==> pepper <==
==> flow/design.v <==
`timescale 1ns/1ps
module ALU(ALUControl, a, b, zero, less_greater, w);
    parameter N = 16;
    input [2:0] ALUControl;
    input signed [N-1:0] a, b;
    output zero, less_greater;
    output reg signed [N-1:0] w;
    always @(a or b or ALUControl) begin
        case (ALUControl)
            3'b000   :  w = a + b;
            3'b001   :  w = a - b;
            3'b010   :  w = a & b;
            3'b011    :  w = a | b;
            3'b101   :  w = $signed(a) < $signed(b) ? 16'd1 : 16'd0;
            3'b100   :  w = a ^ b;
            default:  w = {N{1'bx}};
        endcase
    end
    assign zero = (~|w);
    assign less_greater = |w;
endmodule
`timescale 1ns/1ps
module ALU_Controller(func3, Branch_funct, ALUOp, ALUControl);
    input [2:0] func3;
    input [1:0] Branch_funct;
    input [1:0] ALUOp;  
    output reg [2:0] ALUControl;
    always @(ALUOp or func3 or Branch_funct)begin
        case (ALUOp)
            2'b00   : ALUControl <= 3'b000;
            2'b01   : ALUControl <= 
                        (Branch_funct == 2'b00) ? 3'b001:
                        (Branch_funct == 2'b01) ? 3'b001:
                        (Branch_funct == 2'b10) ? 3'b101: 3'bxxx;
            2'b10   : ALUControl <= 
                        (func3 == 3'b000) ? 3'b000:
                        (func3 == 3'b001)  ? 3'b001:
                        (func3 == 3'b111) ? 3'b010:
                        (func3 == 3'b110) ? 3'b011:
                        (func3 == 3'b010) ? 3'b101 : 3'bxxx;
            2'b11   : ALUControl <= 3'b000;
            default: ALUControl <= 3'b000;
        endcase
    end
endmodule
module BranchController(Branch_funct, branch, less_greater, zero, w);
    input branch, zero, less_greater;
    input [1:0] Branch_funct;
    output reg w;
    always @(Branch_funct, zero, less_greater, branch) begin
        case (Branch_funct)
            2'b00   : w <= branch && zero;
            2'b01   : w <= branch && ~zero;
            2'b10   : w <= branch && less_greater;
            default: w <= 1'b0;
        endcase
    end
endmodule
`timescale 1ns/1ps
module CRegister(in, en, rst, clk, out);
    parameter N = 16;
    input [N-1:0] in;
    input en, clk, rst;
    output reg [N-1:0] out;
    always @(posedge clk or posedge rst) begin
        if (rst)
            out <= {N{1'b0}};
        else if (en)
            out <= in;
    end
endmodule
`timescale 1ns/1ps
module ImmExtension(immSrc, data, w);
    input [2:0] immSrc;
    input [12:0] data;
    parameter [2:0] L_T = 3'b000, S_T = 3'b001,
                    B_T = 3'b010, J_T = 3'b011,
                    I_T = 3'b100;
    output reg [15:0] w;
    always @(immSrc, data) begin
        case (immSrc)
            L_T   : w <= {{9{data[12]}},data[12], data[8:6] , data[2:0]};
            S_T   : w <= {{19{data[12]}},data[12], data[5:0]};
            J_T   : w <= {{3{data[12]}},data[12], data[11:0]};
            B_T   : w <= {{11{data[12]}}, data[12], data[9], data[2:0]};
            I_T   : w <= {{9{data[12]}},data[12], data[8:6], data[2:0]};
            default: w <= 16'dx;
        endcase
    end
endmodule
`timescale 1ns/1ps
module Mux2to1(slc, a, b, w);
    parameter N = 16;
    input slc;
    input [N-1:0] a, b;
    output [N-1:0] w;
    assign w = ~slc ? a : b;
endmodule
`timescale 1ns/1ps
module Mux4to1(slc, a, b, c, d, w);
    parameter N = 16;
    input [1:0] slc;
    input [N-1:0] a, b, c, d;
    output reg [N-1:0] w;
    always @(a or b or c or d or slc) begin
        case (slc)
            2'b00  : w <= a;
            2'b01  : w <= b;
            2'b10  : w <= c;
            2'b11  : w <= d;
            default: w <= {N{1'bx}};
        endcase
    end
endmodule
`timescale 1ns/1ps
module RegisterFile(clk, regWrite,
                    readRegister1, readRegister2,
                    writeRegister, writeData,
                    readData1, readData2);
    parameter WordLen = 16;
    parameter WordCount = 16;
    input regWrite, clk;
    input [2:0] readRegister1, readRegister2, writeRegister;
    input [WordLen-1:0] writeData;
    output [WordLen-1:0] readData1, readData2;
    reg [WordLen-1:0] registerFile [0:(WordCount /2)-1];
    always @(posedge clk) begin
        if (regWrite)
            registerFile[writeRegister] <= writeData;
    end
    assign readData1 = registerFile[readRegister1];
    assign readData2 = registerFile[readRegister2];
endmodule
`timescale 1ns/1ps
module MainController(clk, rst, op,
                      PCUpdate, adrSrc, memWrite, branch,
                      IRWrite, resultSrc, ALUOp, 
                      ALUSrcA, ALUSrcB, immSrc, regWrite, jump);
    input [2:0] op;
    input clk, rst;
    output reg [1:0]  resultSrc, ALUSrcA, ALUSrcB, ALUOp;
    output reg [2:0] immSrc;
    output reg adrSrc, regWrite, memWrite, PCUpdate, branch, IRWrite, jump;
    parameter [2:0] R_T = 3'b000, L_T = 3'b001,
                    S_T = 3'b010, B_T = 3'b011,
                    J_T = 3'b100, I_T = 3'b101;
    reg [11:0] pstate;
    reg [11:0] nstate;
    always @(*) begin
        case (pstate)
            12'b000000000001   : nstate = 12'b000000000010;
            12'b000000000010  : nstate =  (op == L_T)    ? 12'b000000000100     :
                                 (op == R_T)    ? 12'b000000010000     :
                                 (op == B_T)    ? 12'b000001000000     :                                   
                                 (op == J_T)    ? 12'b000000001000     :
                                 (op == S_T)    ? 12'b000010000000     : 
                                 (op == I_T)    ? 12'b100000000001     :12'b000000000001;   
            12'b100000000001 : nstate = 12'b000000100000;
            12'b000000000100 : nstate = 12'b001000000001;
            12'b000000010000 : nstate = 12'b000000100000;
            12'b000000100000: nstate = 12'b000000000001;
            12'b000001000000 : nstate = 12'b000000000001;
            12'b000000001000 : nstate = 12'b000000000001;
            12'b000010000000 : nstate = 12'b000100000000;
            12'b000100000000: nstate = 12'b000000000001;
            12'b001000000001: nstate = 12'b010000000001;
            12'b010000000001 : nstate = 12'b000000000001;
            default: nstate = 12'b000000000001;
        endcase
    end
    always @(pstate) begin
        {resultSrc, memWrite, ALUOp, ALUSrcA, ALUSrcB, immSrc, 
                regWrite, PCUpdate, branch, IRWrite, jump, adrSrc} = 18'b0;
        case (pstate)
            12'b000000000001 : begin
                IRWrite   = 1'b1;
                adrSrc    = 1'b0;
                ALUSrcA   = 2'b00;
                ALUSrcB   = 2'b10;
                ALUOp     = 2'b00;
                resultSrc = 2'b10;
                PCUpdate  = 1'b1;
            end
            12'b000000000010: begin
                ALUSrcA   = 2'b01;
                ALUSrcB   = 2'b01;
                ALUOp     = 2'b00;
                immSrc    = 3'b010;
            end
            12'b100000000001: begin 
                ALUSrcA   = 2'b10;
                ALUSrcB   = 2'b01;
                immSrc    = 3'b100;
                ALUOp     = 2'b11;
            end
            12'b000000000100: begin 
                ALUSrcA   = 2'b10;
                ALUSrcB   = 2'b01;
                immSrc    = 3'b000;
                ALUOp     = 2'b11;
            end
            12'b001000000001: begin
                resultSrc = 2'b00;
                adrSrc    = 1'b1;
            end
            12'b010000000001: begin
                resultSrc = 2'b01;
                regWrite  = 1'b1;
            end
            12'b000000010000: begin
                ALUSrcA   = 2'b10;
                ALUSrcB   = 2'b00;
                ALUOp     = 2'b10;
            end
            12'b000001000000: begin
                ALUSrcA   = 2'b10;
                ALUSrcB   = 2'b00;
                ALUOp     = 2'b01;
                resultSrc = 2'b00;
                branch    = 1'b1;
            end
            12'b000000001000: begin
                ALUSrcA   = 2'b01;
                ALUSrcB   = 2'b01;
                ALUOp     = 2'b00;
                resultSrc = 2'b10;
                immSrc    = 3'b011;
                jump      = 1'b1;
            end
            12'b000010000000: begin
                ALUSrcA   = 2'b10;
                ALUSrcB   = 2'b01;
                ALUOp     = 2'b00;
                immSrc    = 3'b001;
            end
            12'b000100000000: begin
                resultSrc = 2'b00;
                adrSrc    = 1'b1;
                memWrite  = 1'b1;
            end
            12'b000000100000: begin
                resultSrc = 2'b00;
                regWrite  = 1'b1;
            end
        endcase
    end
    always @(posedge clk or posedge rst) begin
        if (rst)
            pstate <= 12'b000000000001;
        else
            pstate <= nstate;
    end
endmodule
`timescale 1ns/1ps
module RISC_V_Controller(clk, rst, op, func3, Branch_funct, zero,less_greater,
                    PCWrite, adrSrc, memWrite,
                    IRWrite, resultSrc, ALUControl,
                    ALUSrcA, ALUSrcB, immSrc, regWrite);
    input [2:0] op;
    input [2:0] func3;
    input [1:0] Branch_funct;
    input clk, rst, zero, less_greater;
    output PCWrite, adrSrc, memWrite, IRWrite, regWrite;
    output [1:0] resultSrc, ALUSrcA, ALUSrcB;
    output [2:0] ALUControl;
    output [2:0] immSrc;
    wire PCUpdate, branch, Branch_out, jump;
    wire[1:0] ALUOp;
    MainController mainController(
        .clk(clk), .rst(rst), .op(op),
        .PCUpdate(PCUpdate),
        .adrSrc(adrSrc), .memWrite(memWrite),
        .branch(branch), .resultSrc(resultSrc),
        .ALUSrcA(ALUSrcA), .ALUSrcB(ALUSrcB),
        .immSrc(immSrc), .regWrite(regWrite),
        .IRWrite(IRWrite), .ALUOp(ALUOp), .jump(jump)
    );
    ALU_Controller ALUController(
        .func3(func3),  .ALUOp(ALUOp), .ALUControl(ALUControl), .Branch_funct(Branch_funct)
    );    
    BranchController Branch_Control(
                                    .Branch_funct(Branch_funct), .branch(branch), .less_greater(less_greater), .zero(zero), .w(Branch_out)
                                    );
    assign PCWrite = (PCUpdate | Branch_out | jump); 
endmodule
`timescale 1ns/1ps
module RISC_V_Datapath(clk, rst, PCWrite, adrSrc, memWrite,
                    IRWrite, resultSrc, ALUControl,
                    ALUSrcA, ALUSrcB, immSrc, regWrite,
                    op, func3, Branch_funct, zero, less_greater, funct7,
                    mem_addr, mem_wdata, mem_we, mem_rdata);
    input clk, rst, PCWrite, adrSrc, memWrite, IRWrite, regWrite;
    input [1:0] resultSrc, ALUSrcA, ALUSrcB;
    input [2:0] ALUControl;
    input [2:0] immSrc;
    input  [15:0] mem_rdata;
    output [15:0] mem_addr, mem_wdata;
    output        mem_we;
    output [2:0] op;
    output [2:0] func3;
    output [1:0] Branch_funct;
    output  zero, less_greater, funct7;
    wire [15:0] Adr, PC, ReadData, OldPC;
    wire [15:0] ImmExt, instr, Data;
    wire [15:0] RD1, RD2, A, B, SrcA, SrcB;
    wire [15:0] ALUResult, ALUOut, Result;
    CRegister  PCR  (.in(Result),    .en(PCWrite), .rst(rst), .clk(clk), .out(PC));
    CRegister OldPCR(.in(PC),        .en(IRWrite), .rst(rst), .clk(clk), .out(OldPC));
    CRegister  IR   (.in(ReadData),  .en(IRWrite), .rst(rst), .clk(clk), .out(instr));
    CRegister MDR   (.in(ReadData),  .en(1'b1),    .rst(rst), .clk(clk), .out(Data));
    CRegister AR    (.in(RD1),       .en(1'b1),    .rst(rst), .clk(clk), .out(A));
    CRegister BR    (.in(RD2),       .en(1'b1),    .rst(rst), .clk(clk), .out(B));
    CRegister ALUR  (.in(ALUResult), .en(1'b1),    .rst(rst), .clk(clk), .out(ALUOut));
    Mux2to1 AdrMux(.slc(adrSrc),    .a(PC),     .b(Result), .w(Adr));
    Mux4to1 AMux     (.slc(ALUSrcA),   .a(PC),     .b(OldPC),  .c(A),         .d(16'd0),  .w(SrcA));
    Mux4to1 BMux     (.slc(ALUSrcB),   .a(B),      .b(ImmExt), .c(16'd2),     .d(16'd0),  .w(SrcB));
    Mux4to1 ResultMux(.slc(resultSrc), .a(ALUOut), .b(Data),   .c(ALUResult), .d(ImmExt), .w(Result));
    ImmExtension Extend(
        .immSrc(immSrc), .data({instr[15], instr[11:0]}), .w(ImmExt)
    );
    ALU ALU_Instance(
        .ALUControl(ALUControl), .a(SrcA), .b(SrcB), 
        .zero(zero), .less_greater(less_greater), .w(ALUResult)
    );
    assign mem_addr  = Adr;
    assign mem_wdata = B;
    assign mem_we    = memWrite;
    assign ReadData  = mem_rdata;
    RegisterFile RF(
        .clk(clk), 
        .regWrite(regWrite),
        .writeData(Result), 
        .readData1(RD1), .readData2(RD2),
        .readRegister1(instr[5:3]), 
        .readRegister2(instr[8:6]),
        .writeRegister(instr[11:9])
    );
    assign funct7 = instr[15]; 
    assign op = instr[14:12];
    assign func3 = instr[2:0];
    assign Branch_funct = instr[11:10];
endmodule
`timescale 1ns/1ps
module RISC_V(clk, rst, mem_addr, mem_wdata, mem_we, mem_rdata);
    input clk, rst;
    input  [15:0] mem_rdata;  
    output [15:0] mem_addr;   
    output [15:0] mem_wdata;  
    output        mem_we;     
    wire [2:0] func3, ALUControl;
    wire[2:0] immSrc;
    wire zero, less_greater, PCSrc, memWrite, 
         regWrite, ALUSrc, PCWrite, adrSrc, IRWrite, funct7;
    wire [1:0] resultSrc, ALUSrcA, ALUSrcB, Branch_funct;
    wire [2:0] op; 
    RISC_V_Controller CU(
        .clk(clk), .rst(rst), .op(op), 
        .func3(func3), .immSrc(immSrc), .zero(zero), 
        .less_greater(less_greater), .PCWrite(PCWrite),
        .adrSrc(adrSrc), .memWrite(memWrite), 
        .IRWrite(IRWrite), .resultSrc(resultSrc), 
        .ALUControl(ALUControl), .ALUSrcA(ALUSrcA),
        .ALUSrcB(ALUSrcB), .regWrite(regWrite),
        .Branch_funct(Branch_funct)
    );
    RISC_V_Datapath DP(
        .clk(clk), .rst(rst), .less_greater(less_greater),
        .PCWrite(PCWrite), .adrSrc(adrSrc),
        .memWrite(memWrite), .IRWrite(IRWrite), 
        .resultSrc(resultSrc), .immSrc(immSrc), 
        .ALUControl(ALUControl), .op(op),
        .ALUSrcA(ALUSrcA), .func3(func3),
        .ALUSrcB(ALUSrcB), .zero(zero),
        .regWrite(regWrite), .Branch_funct(Branch_funct), .funct7(funct7),
        .mem_addr(mem_addr), .mem_wdata(mem_wdata), .mem_we(mem_we), .mem_rdata(mem_rdata)
    );
endmodule
==> flow/run.sh <==
#!/bin/bash
# the make line also repeats each setting of config.mk as NAME=value (left out here)
make -C /OpenROAD-flow-scripts/flow DESIGN_CONFIG=/design/flow/config.mk WORK_HOME=/design/flow/orfs CLKGATE_MAP_FILE= finish
==> flow/config.mk <==
export PLATFORM = sky130hd
export DESIGN_NAME = RISC_V
export DESIGN_NICKNAME = RISC_V
export VERILOG_FILES = /design/flow/design.v
export SDC_FILE = /design/flow/constraint.sdc
export NUM_CORES = 4
export LEC_CHECK = 0
export CAP_MARGIN = 20
export CORE_MARGIN = 2
export CORE_UTILIZATION = 38
export SLEW_MARGIN = 20
==> flow/constraint.sdc <==
create_clock -name core_clock -period 7.85 [get_ports {clk}]
set_input_delay 1.5700 -clock core_clock [delete_from_list [all_inputs] [get_ports {clk}]]
set_output_delay 1.5700 -clock core_clock [all_outputs]
set_load 0.01 [all_outputs]
==> lagoon (differences from pepper) <==
--- a/flow/config.mk
+++ b/flow/config.mk
@@ -5,7 +5,13 @@
 export SDC_FILE = /design/flow/constraint.sdc
 export NUM_CORES = 4
 export LEC_CHECK = 0
+export ABC_AREA = 1
 export CAP_MARGIN = 20
 export CORE_MARGIN = 2
-export CORE_UTILIZATION = 38
+export CORE_UTILIZATION = 71
+export CTS_CLUSTER_DIAMETER = 99
+export CTS_CLUSTER_SIZE = 31
+export GPL_ROUTABILITY_DRIVEN = 0
+export MAX_ROUTING_LAYER = met4
+export PLACE_DENSITY_LB_ADDON = 0.11
 export SLEW_MARGIN = 20
==> flow/constraint.sdc (replaced) <==
create_clock -name core_clock -period 5.13 [get_ports {clk}]
set_input_delay 1.0260 -clock core_clock [delete_from_list [all_inputs] [get_ports {clk}]]
set_output_delay 1.0260 -clock core_clock [all_outputs]
set_load 0.01 [all_outputs]
==> Implementation_results.wiki <==
== Implementation results ==
{| class="wikitable"
! Metric !! Value
|-
| Run status || complete, but fails checks
|-
| Layout violations || setup timing
|-
| Worst R2R Path Depth || 30
|-
| Number of DRC markers after the initial detailed-route iteration || 2925
|-
| Mean cell area of the mapped netlist || 8.047 µm²
|-
| Cell seen most often among critical-path stages || nand2_1
|-
| Total placed cells including tap cells || between 2000 and 2500
|-
| Maximum fanout encountered on the critical timing path || 6
|-
| Post-route worst setup slack || -0.8093 ns
|-
| Non-clock buffer instance count of the final layout || between 150 and 200
|-
| Flip-flop and latch power || 0.00212 W
|-
| Non-clock buffer share || 0.09476
|-
| # setup viols final || 32
|-
| Pin count of the biggest net entering global routing || 82
|-
| Critical R2R Launch || CU.mainController.pstate[8]
|}
(the above is from lagoon)
==> Implementation_results.wiki <==
== Implementation results ==
{| class="wikitable"
! Metric !! Value
|-
| Worst R2R Path Depth || 16
|-
| Maximum fanout encountered on the critical timing path || 13
|-
| Cell seen most often among critical-path stages || a211oi_1
|-
| Run status || complete, no violations
|-
| Mean cell area of the mapped netlist || around 13 µm²
|-
| Non-clock buffer instance count of the final layout || between 70 and 80
|-
| Total placed cells including tap cells || about 1500
|-
| Number of DRC markers after the initial detailed-route iteration || a little over 800
|-
| Pin count of the biggest net entering global routing || just under 70
|}
(the above is from pepper)
Power is estimated from default activity; no workload was simulated.
